==> v30 <==
==> flow/design.v <==
module fft_4pt #(
    parameter DATA_WIDTH = 16
) (
    input clk,
    input rst_n,
    input data_valid_in,
    input  signed [DATA_WIDTH-1:0] x0_r,
    input  signed [DATA_WIDTH-1:0] x0_i,
    input  signed [DATA_WIDTH-1:0] x1_r,
    input  signed [DATA_WIDTH-1:0] x1_i,
    input  signed [DATA_WIDTH-1:0] x2_r,
    input  signed [DATA_WIDTH-1:0] x2_i,
    input  signed [DATA_WIDTH-1:0] x3_r,
    input  signed [DATA_WIDTH-1:0] x3_i,
    output data_valid_out,
    output signed [DATA_WIDTH+1:0] X0_r,
    output signed [DATA_WIDTH+1:0] X0_i,
    output signed [DATA_WIDTH+1:0] X1_r,
    output signed [DATA_WIDTH+1:0] X1_i,
    output signed [DATA_WIDTH+1:0] X2_r,
    output signed [DATA_WIDTH+1:0] X2_i,
    output signed [DATA_WIDTH+1:0] X3_r,
    output signed [DATA_WIDTH+1:0] X3_i
);
    localparam S1_WIDTH = DATA_WIDTH + 1;
    localparam S2_WIDTH = DATA_WIDTH + 2;
    reg signed [DATA_WIDTH-1:0] x0_r_reg, x0_i_reg;
    reg signed [DATA_WIDTH-1:0] x2_r_reg, x2_i_reg;
    reg signed [DATA_WIDTH-1:0] x1_r_reg, x1_i_reg;
    reg signed [DATA_WIDTH-1:0] x3_r_reg, x3_i_reg;
    reg valid_s0;
    always @(posedge clk or negedge rst_n) begin
        if (!rst_n) begin
            x0_r_reg <= 0; x0_i_reg <= 0;
            x2_r_reg <= 0; x2_i_reg <= 0;
            x1_r_reg <= 0; x1_i_reg <= 0;
            x3_r_reg <= 0; x3_i_reg <= 0;
            valid_s0 <= 1'b0;
        end else begin
            x0_r_reg <= x0_r; x0_i_reg <= x0_i;
            x2_r_reg <= x2_r; x2_i_reg <= x2_i;
            x1_r_reg <= x1_r; x1_i_reg <= x1_i;
            x3_r_reg <= x3_r; x3_i_reg <= x3_i;
            valid_s0 <= data_valid_in;
        end
    end
    wire signed [S1_WIDTH-1:0] A_r, A_i, B_r, B_i;
    wire signed [S1_WIDTH-1:0] C_r, C_i, D_r, D_i;
    assign A_r = x0_r_reg + x2_r_reg;
    assign A_i = x0_i_reg + x2_i_reg;
    assign B_r = x0_r_reg - x2_r_reg;
    assign B_i = x0_i_reg - x2_i_reg;
    assign C_r = x1_r_reg + x3_r_reg;
    assign C_i = x1_i_reg + x3_i_reg;
    assign D_r = x1_r_reg - x3_r_reg;
    assign D_i = x1_i_reg - x3_i_reg;
    reg signed [S1_WIDTH-1:0] A_r_reg, A_i_reg, B_r_reg, B_i_reg;
    reg signed [S1_WIDTH-1:0] C_r_reg, C_i_reg, D_r_reg, D_i_reg;
    reg valid_s1;
    always @(posedge clk or negedge rst_n) begin
        if (!rst_n) begin
            A_r_reg <= 0; A_i_reg <= 0;
            B_r_reg <= 0; B_i_reg <= 0;
            C_r_reg <= 0; C_i_reg <= 0;
            D_r_reg <= 0; D_i_reg <= 0;
            valid_s1 <= 1'b0;
        end else begin
            A_r_reg <= A_r; A_i_reg <= A_i;
            B_r_reg <= B_r; B_i_reg <= B_i;
            C_r_reg <= C_r; C_i_reg <= C_i;
            D_r_reg <= D_r; D_i_reg <= D_i;
            valid_s1 <= valid_s0;
        end
    end
    wire signed [S2_WIDTH-1:0] X0_r_w, X0_i_w;
    wire signed [S2_WIDTH-1:0] X1_r_w, X1_i_w;
    wire signed [S2_WIDTH-1:0] X2_r_w, X2_i_w;
    wire signed [S2_WIDTH-1:0] X3_r_w, X3_i_w;
    assign X0_r_w = A_r_reg + C_r_reg;
    assign X0_i_w = A_i_reg + C_i_reg;
    assign X1_r_w = B_r_reg + D_i_reg;
    assign X1_i_w = B_i_reg - D_r_reg;
    assign X2_r_w = A_r_reg - C_r_reg;
    assign X2_i_w = A_i_reg - C_i_reg;
    assign X3_r_w = B_r_reg - D_i_reg;
    assign X3_i_w = B_i_reg + D_r_reg;
    reg signed [S2_WIDTH-1:0] X0_r_reg, X0_i_reg;
    reg signed [S2_WIDTH-1:0] X1_r_reg, X1_i_reg;
    reg signed [S2_WIDTH-1:0] X2_r_reg, X2_i_reg;
    reg signed [S2_WIDTH-1:0] X3_r_reg, X3_i_reg;
    reg valid_s2;
    always @(posedge clk or negedge rst_n) begin
        if (!rst_n) begin
            X0_r_reg <= 0; X0_i_reg <= 0;
            X1_r_reg <= 0; X1_i_reg <= 0;
            X2_r_reg <= 0; X2_i_reg <= 0;
            X3_r_reg <= 0; X3_i_reg <= 0;
            valid_s2 <= 1'b0;
        end else begin
            X0_r_reg <= X0_r_w; X0_i_reg <= X0_i_w;
            X1_r_reg <= X1_r_w; X1_i_reg <= X1_i_w;
            X2_r_reg <= X2_r_w; X2_i_reg <= X2_i_w;
            X3_r_reg <= X3_r_w; X3_i_reg <= X3_i_w;
            valid_s2 <= valid_s1;
        end
    end
    assign X0_r = X0_r_reg;
    assign X0_i = X0_i_reg;
    assign X1_r = X1_r_reg;
    assign X1_i = X1_i_reg;
    assign X2_r = X2_r_reg;
    assign X2_i = X2_i_reg;
    assign X3_r = X3_r_reg;
    assign X3_i = X3_i_reg;
    assign data_valid_out = valid_s2;
endmodule
==> flow/run.sh <==
#!/bin/bash
# the make line also repeats each setting of config.mk as NAME=value (left out here)
make -C /OpenROAD-flow-scripts/flow DESIGN_CONFIG=/design/flow/config.mk WORK_HOME=/design/flow/orfs CLKGATE_MAP_FILE= finish
==> flow/config.mk <==
export PLATFORM = sky130hd
export DESIGN_NAME = fft_4pt
export DESIGN_NICKNAME = fft_4pt
export VERILOG_FILES = /design/flow/design.v
export SDC_FILE = /design/flow/constraint.sdc
export NUM_CORES = 4
export LEC_CHECK = 0
export ABC_AREA = 1
export CAP_MARGIN = 40
export CORE_MARGIN = 2
export CORE_UTILIZATION = 72
export CTS_CLUSTER_DIAMETER = 29
export CTS_CLUSTER_SIZE = 15
export PLACE_DENSITY_LB_ADDON = 0.06
export SETUP_SLACK_MARGIN = 0.17
export SLEW_MARGIN = 20
==> flow/constraint.sdc <==
create_clock -name core_clock -period 0.569 [get_ports {clk}]
set_input_delay 0.1138 -clock core_clock [delete_from_list [all_inputs] [get_ports {clk}]]
set_output_delay 0.1138 -clock core_clock [all_outputs]
set_load 0.01 [all_outputs]
==> v29: changes against v30 <==
==> flow/config.mk (replaced) <==
export PLATFORM = sky130hd
export DESIGN_NAME = fft_4pt
export DESIGN_NICKNAME = fft_4pt
export VERILOG_FILES = /design/flow/design.v
export SDC_FILE = /design/flow/constraint.sdc
export NUM_CORES = 4
export LEC_CHECK = 0
export ABC_AREA = 1
export CAP_MARGIN = 20
export CORE_MARGIN = 2
export CORE_UTILIZATION = 62
export CTS_CLUSTER_DIAMETER = 372
export SETUP_SLACK_MARGIN = 0.13
export SLEW_MARGIN = 20
==> flow/constraint.sdc (replaced) <==
create_clock -name core_clock -period 1.34 [get_ports {clk}]
set_input_delay 0.2680 -clock core_clock [delete_from_list [all_inputs] [get_ports {clk}]]
set_output_delay 0.2680 -clock core_clock [all_outputs]
set_load 0.01 [all_outputs]
==> impl_metrics.env <==
# flow metrics
export IMPL_fp_util_pct=72.5
export IMPL_error="[ERROR DPL-0038] Utilization greater than 100%, impossible to legalize"
export IMPL_status="did not finish"
export IMPL_rows=69
export IMPL_die_w_um=193
export IMPL_place_area_um2=33800
export IMPL_lastStage="4_1_cts"
(the above is from v30)
==> impl_metrics.env <==
# flow metrics
export IMPL_status="did not finish"
export IMPL_lastStage="4_1_cts"
export IMPL_error="[ERROR DPL-0033] detailed placement checks failed during check placement."
export IMPL_rows=74
export IMPL_fp_util_pct=62.7
export IMPL_ys_cells=3276
export IMPL_yosysChipArea_um2=25600
export IMPL_place_area_um2=33800
export IMPL_ff_type="dfrtp_1"
export IMPL_die_w_um=207
(the above is from v29)


==> 10-19 <==
// fft_4pt: RTL as listed in full above, without the edits since
Settings: LEC_CHECK=0, ABC_AREA=1, CAP_MARGIN=20, CELL_PAD_IN_SITES_DETAIL_PLACEMENT=0, CORE_MARGIN=2, CORE_UTILIZATION=34, GPL_TIMING_DRIVEN=1, MAX_ROUTING_LAYER=met4, MIN_ROUTING_LAYER=met1, PLACE_DENSITY=0.43, SLEW_MARGIN=20; clock period 4.86 ns.
run.sh (not shown) runs the stock make flow with config.mk's settings and CLKGATE_MAP_FILE=.
==> 11-21: changes against 10-19 <==
- CAP_MARGIN: 20 -> 0
- CELL_PAD_IN_SITES_DETAIL_PLACEMENT: 0 -> not set
- CORE_UTILIZATION: 34 -> 72
- CTS_CLUSTER_SIZE: not set -> 15
- GPL_TIMING_DRIVEN: 1 -> not set
- MAX_ROUTING_LAYER: met4 -> not set
- MIN_ROUTING_LAYER: met1 -> not set
- PLACE_DENSITY: 0.43 -> not set
- PLACE_DENSITY_LB_ADDON: not set -> 0.06
- SETUP_SLACK_MARGIN: not set -> 0.17
==> flow/constraint.sdc (replaced) <==
create_clock -name core_clock -period 0.569 [get_ports {clk}]
set_input_delay 0.1138 -clock core_clock [delete_from_list [all_inputs] [get_ports {clk}]]
set_output_delay 0.1138 -clock core_clock [all_outputs]
set_load 0.01 [all_outputs]
==> 09-10: changes against 10-19 <==
- ABC_AREA: 1 -> 0
- CORE_UTILIZATION: 34 -> 57
- SETUP_SLACK_MARGIN: not set -> 1.11
==> results <==
In 10-19 the die area is larger than in 11-21, by about 110%. In 10-19 the area after synthesis is higher than in 09-10, by about 9%. Clock power: 09-10 is lower than 10-19 (about 7%). Against 09-10, the clock skew of 10-19 is higher by 0.0084 ns. In 09-10 the via count is smaller than in 10-19, by about 16%. Between 09-10 and 10-19, the lower first-iteration DRC count is in 09-10 (gap about 0.7%, measured against 10-19). Against 10-19, the wire length of 09-10 is lower by about 25%. 10-19 completed without violations. 11-21 ended with an error in clock tree synthesis with DPL-0038. 09-10 finished with timing, DRC and antenna clean.


==> exp/garnet <==
RTL: the design.v shown in full above, as it stands there.
export LEC_CHECK = 0
export CAP_MARGIN = 20
export CELL_PAD_IN_SITES_GLOBAL_PLACEMENT = 2
export CORE_MARGIN = 2
export CORE_UTILIZATION = 47
export CTS_CLUSTER_SIZE = 38
export SETUP_SLACK_MARGIN = 0.22
export SLEW_MARGIN = 20
export TNS_END_PERCENT = 45
create_clock -name core_clock -period 3.0 [get_ports {clk}]
==> exp/juniper (differences from exp/garnet) <==
ABC_AREA = 1   (was unset)
CELL_PAD_IN_SITES_GLOBAL_PLACEMENT = unset   (was 2)
CORE_ASPECT_RATIO = 0.5   (was unset)
CORE_UTILIZATION = 72   (was 47)
CTS_CLUSTER_DIAMETER = 372   (was unset)
CTS_CLUSTER_SIZE = 99   (was 38)
PLACE_DENSITY = 0.41   (was unset)
SETUP_SLACK_MARGIN = 0.31   (was 0.22)
TNS_END_PERCENT = 10   (was 45)
==> flow/constraint.sdc (replaced) <==
create_clock -name core_clock -period 1.34 [get_ports {clk}]
set_input_delay 0.2680 -clock core_clock [delete_from_list [all_inputs] [get_ports {clk}]]
set_output_delay 0.2680 -clock core_clock [all_outputs]
set_load 0.01 [all_outputs]
==> notes <==
Of exp/juniper and exp/garnet, exp/juniper has the higher synthesized area (gap about 9%, measured against exp/garnet).
Of exp/juniper and exp/garnet, exp/juniper has the higher synthesized cell count (gap about 40%, measured against exp/garnet).
exp/juniper did not get past 4_1_cts (DPL-0038). exp/garnet passed the timing, DRC and antenna checks.
Against exp/juniper, the die area of exp/garnet is larger by about 40%.


==> v28 <==
Starts from the design.v that is shown in full above.
make LEC_CHECK=0 CAP_MARGIN=20 CELL_PAD_IN_SITES_GLOBAL_PLACEMENT=2 CORE_MARGIN=10 CORE_UTILIZATION=42 CTS_CLUSTER_SIZE=38 GPL_TIMING_DRIVEN=0 HOLD_SLACK_MARGIN=0.21 MAX_ROUTING_LAYER=met4 SETUP_SLACK_MARGIN=0.22 SLEW_MARGIN=30 TNS_END_PERCENT=45 finish   # period 3.0 ns
==> inputs of v3, as changes to v28 <==
==> flow/config.mk (replaced) <==
export PLATFORM = sky130hd
export DESIGN_NAME = fft_4pt
export DESIGN_NICKNAME = fft_4pt
export VERILOG_FILES = /design/flow/design.v
export SDC_FILE = /design/flow/constraint.sdc
export NUM_CORES = 4
export LEC_CHECK = 0
export CAP_MARGIN = 20
export CORE_MARGIN = 2
export CORE_UTILIZATION = 66
export SLEW_MARGIN = 20
==> flow/constraint.sdc (replaced) <==
create_clock -name core_clock -period 2.39 [get_ports {clk}]
set_input_delay 0.4780 -clock core_clock [delete_from_list [all_inputs] [get_ports {clk}]]
set_output_delay 0.4780 -clock core_clock [all_outputs]
set_load 0.01 [all_outputs]
==> summary of the runs <==
v3 ran to the end with violations: setup timing. v28 completed without violations.
Routed wire length: v3 is higher than v28 (about 14%).
Between v3 and v28, the lower clock skew is in v28 (gap 0.016 ns).
Between v28 and v3, the lower clock power is in v28 (gap 15%, measured against v3).
Combinational power: v28 is lower than v3 (about 34%).
Of v28 and v3, v3 has the higher non-clock buffer count (gap 125).
In v3 the worst setup slack is worse than in v28, by 0.46 ns.
Against v3, the cell count of v28 is higher by 5.0%.
Between v28 and v3, the lower register-to-register slack is in v3 (gap 0.46 ns).
==> figures <==
| item | v28 | v3 |
|---|---|---|
| Status | timing/DRC/antenna clean | finished with violations |
| Layout check failures | - | setup timing |
| Post-place setup slack | 0.03876 ns | -0.2449 ns |
| Global-route track usage on met1 | 27.62% | 46.61% |
| Hold_sp | valid_s0 | x3_r[2] |
| Launch point of the critical path | x1_r_reg[0] | B_r_reg[0] |
| Fillers | 5053 | 1647 |
| Number of antenna violations at the first check in global routing | 4 | 2 |
| Post-layout total power | 24240 uW | 32920 uW |
| F_max | 370.0 MHz | 391.0 MHz |
| Maximum cell stage delay along the critical path | 0.41 ns | 0.40 ns |
| Vias per Instance | 5.126 | 6.293 |
| Number of gates given a new drive strength after cts | 2 | 99 |
| Clock share of power | 25.1% | 21.6% |
| Gate Area | 12120 um2 | 13220 um2 |
| Cell Count, Final, Fillers Out | 3482 | 3316 |
| Cells on Worst Hold Path | 0 | 1 |
| M1 WL | 31.61 mm | 27.54 mm |


==> run K: inputs <==
RTL: the design.v shown in full above, as it stands there.
Settings: LEC_CHECK=0, ABC_AREA=0, CAP_MARGIN=20, CELL_PAD_IN_SITES_DETAIL_PLACEMENT=0, CORE_MARGIN=2, CORE_UTILIZATION=68, CTS_CLUSTER_SIZE=35, GPL_TIMING_DRIVEN=1, MAX_ROUTING_LAYER=met4, MIN_ROUTING_LAYER=met1, SETUP_SLACK_MARGIN=1.11, SLEW_MARGIN=20; clock period 4.86 ns.
==> inputs of run A, as changes to run K <==
- ABC_AREA: 0 -> 1
- CAP_MARGIN: 20 -> 0
- CELL_PAD_IN_SITES_DETAIL_PLACEMENT: 0 -> not set
- CORE_UTILIZATION: 68 -> 72
- CTS_CLUSTER_DIAMETER: not set -> 187
- CTS_CLUSTER_SIZE: 35 -> 15
- GPL_ROUTABILITY_DRIVEN: not set -> 0
- GPL_TIMING_DRIVEN: 1 -> not set
- MAX_ROUTING_LAYER: met4 -> not set
- MIN_ROUTING_LAYER: met1 -> not set
- PLACE_DENSITY_LB_ADDON: not set -> 0.06
- SETUP_SLACK_MARGIN: 1.11 -> 0.17
==> flow/constraint.sdc (replaced) <==
create_clock -name core_clock -period 0.569 [get_ports {clk}]
set_input_delay 0.1138 -clock core_clock [delete_from_list [all_inputs] [get_ports {clk}]]
set_output_delay 0.1138 -clock core_clock [all_outputs]
set_load 0.01 [all_outputs]
==> inputs of run C, as changes to run K <==
- ABC_AREA: 0 -> not set
- CELL_PAD_IN_SITES_DETAIL_PLACEMENT: 0 -> not set
- CORE_UTILIZATION: 68 -> 70
- GPL_TIMING_DRIVEN: 1 -> not set
- MAX_ROUTING_LAYER: met4 -> not set
- MIN_ROUTING_LAYER: met1 -> not set
- SETUP_SLACK_MARGIN: 1.11 -> 0.78
==> flow/constraint.sdc (replaced) <==
create_clock -name core_clock -period 3.0 [get_ports {clk}]
set_input_delay 0.6000 -clock core_clock [delete_from_list [all_inputs] [get_ports {clk}]]
set_output_delay 0.6000 -clock core_clock [all_outputs]
set_load 0.01 [all_outputs]
==> inputs of run F, as changes to run K <==
- ABC_AREA: 0 -> not set
- CELL_PAD_IN_SITES_DETAIL_PLACEMENT: 0 -> not set
- CORE_UTILIZATION: 68 -> 40
- CTS_CLUSTER_SIZE: 35 -> not set
- GPL_TIMING_DRIVEN: 1 -> not set
- MAX_ROUTING_LAYER: met4 -> not set
- MIN_ROUTING_LAYER: met1 -> not set
- SETUP_SLACK_MARGIN: 1.11 -> not set
==> flow/constraint.sdc (replaced) <==
create_clock -name core_clock -period 3.0 [get_ports {clk}]
set_input_delay 0.6000 -clock core_clock [delete_from_list [all_inputs] [get_ports {clk}]]
set_output_delay 0.6000 -clock core_clock [all_outputs]
set_load 0.01 [all_outputs]
==> comparison <==
Run C stopped in 5_1_grt, error GRT-0232. Run F ran to the end with no violations. Run A never finished: it broke off in 4_1_cts. Run K completed without violations. Between run F and run K, the lower hold slack is in run F (gap 1.7 ps). In run K the sequential share of layout area is higher than in run F, by 0.87 points. Of run K and run F, run F has the higher combinational power (gap about 40%, measured against run F). Between run K and run F, the lower total power is in run K (gap 38%, measured against run F). Against run K, the utilization of run F is lower by 32 points. Between run F and run K, the lower design area is in run K (gap 2.5%, measured against run K). First-iteration DRC count: run K is larger than run F (55%). Synthesized cell count: run A is larger than run K (38%).
No activity file was given, so power comes from the tool's default toggle rates.
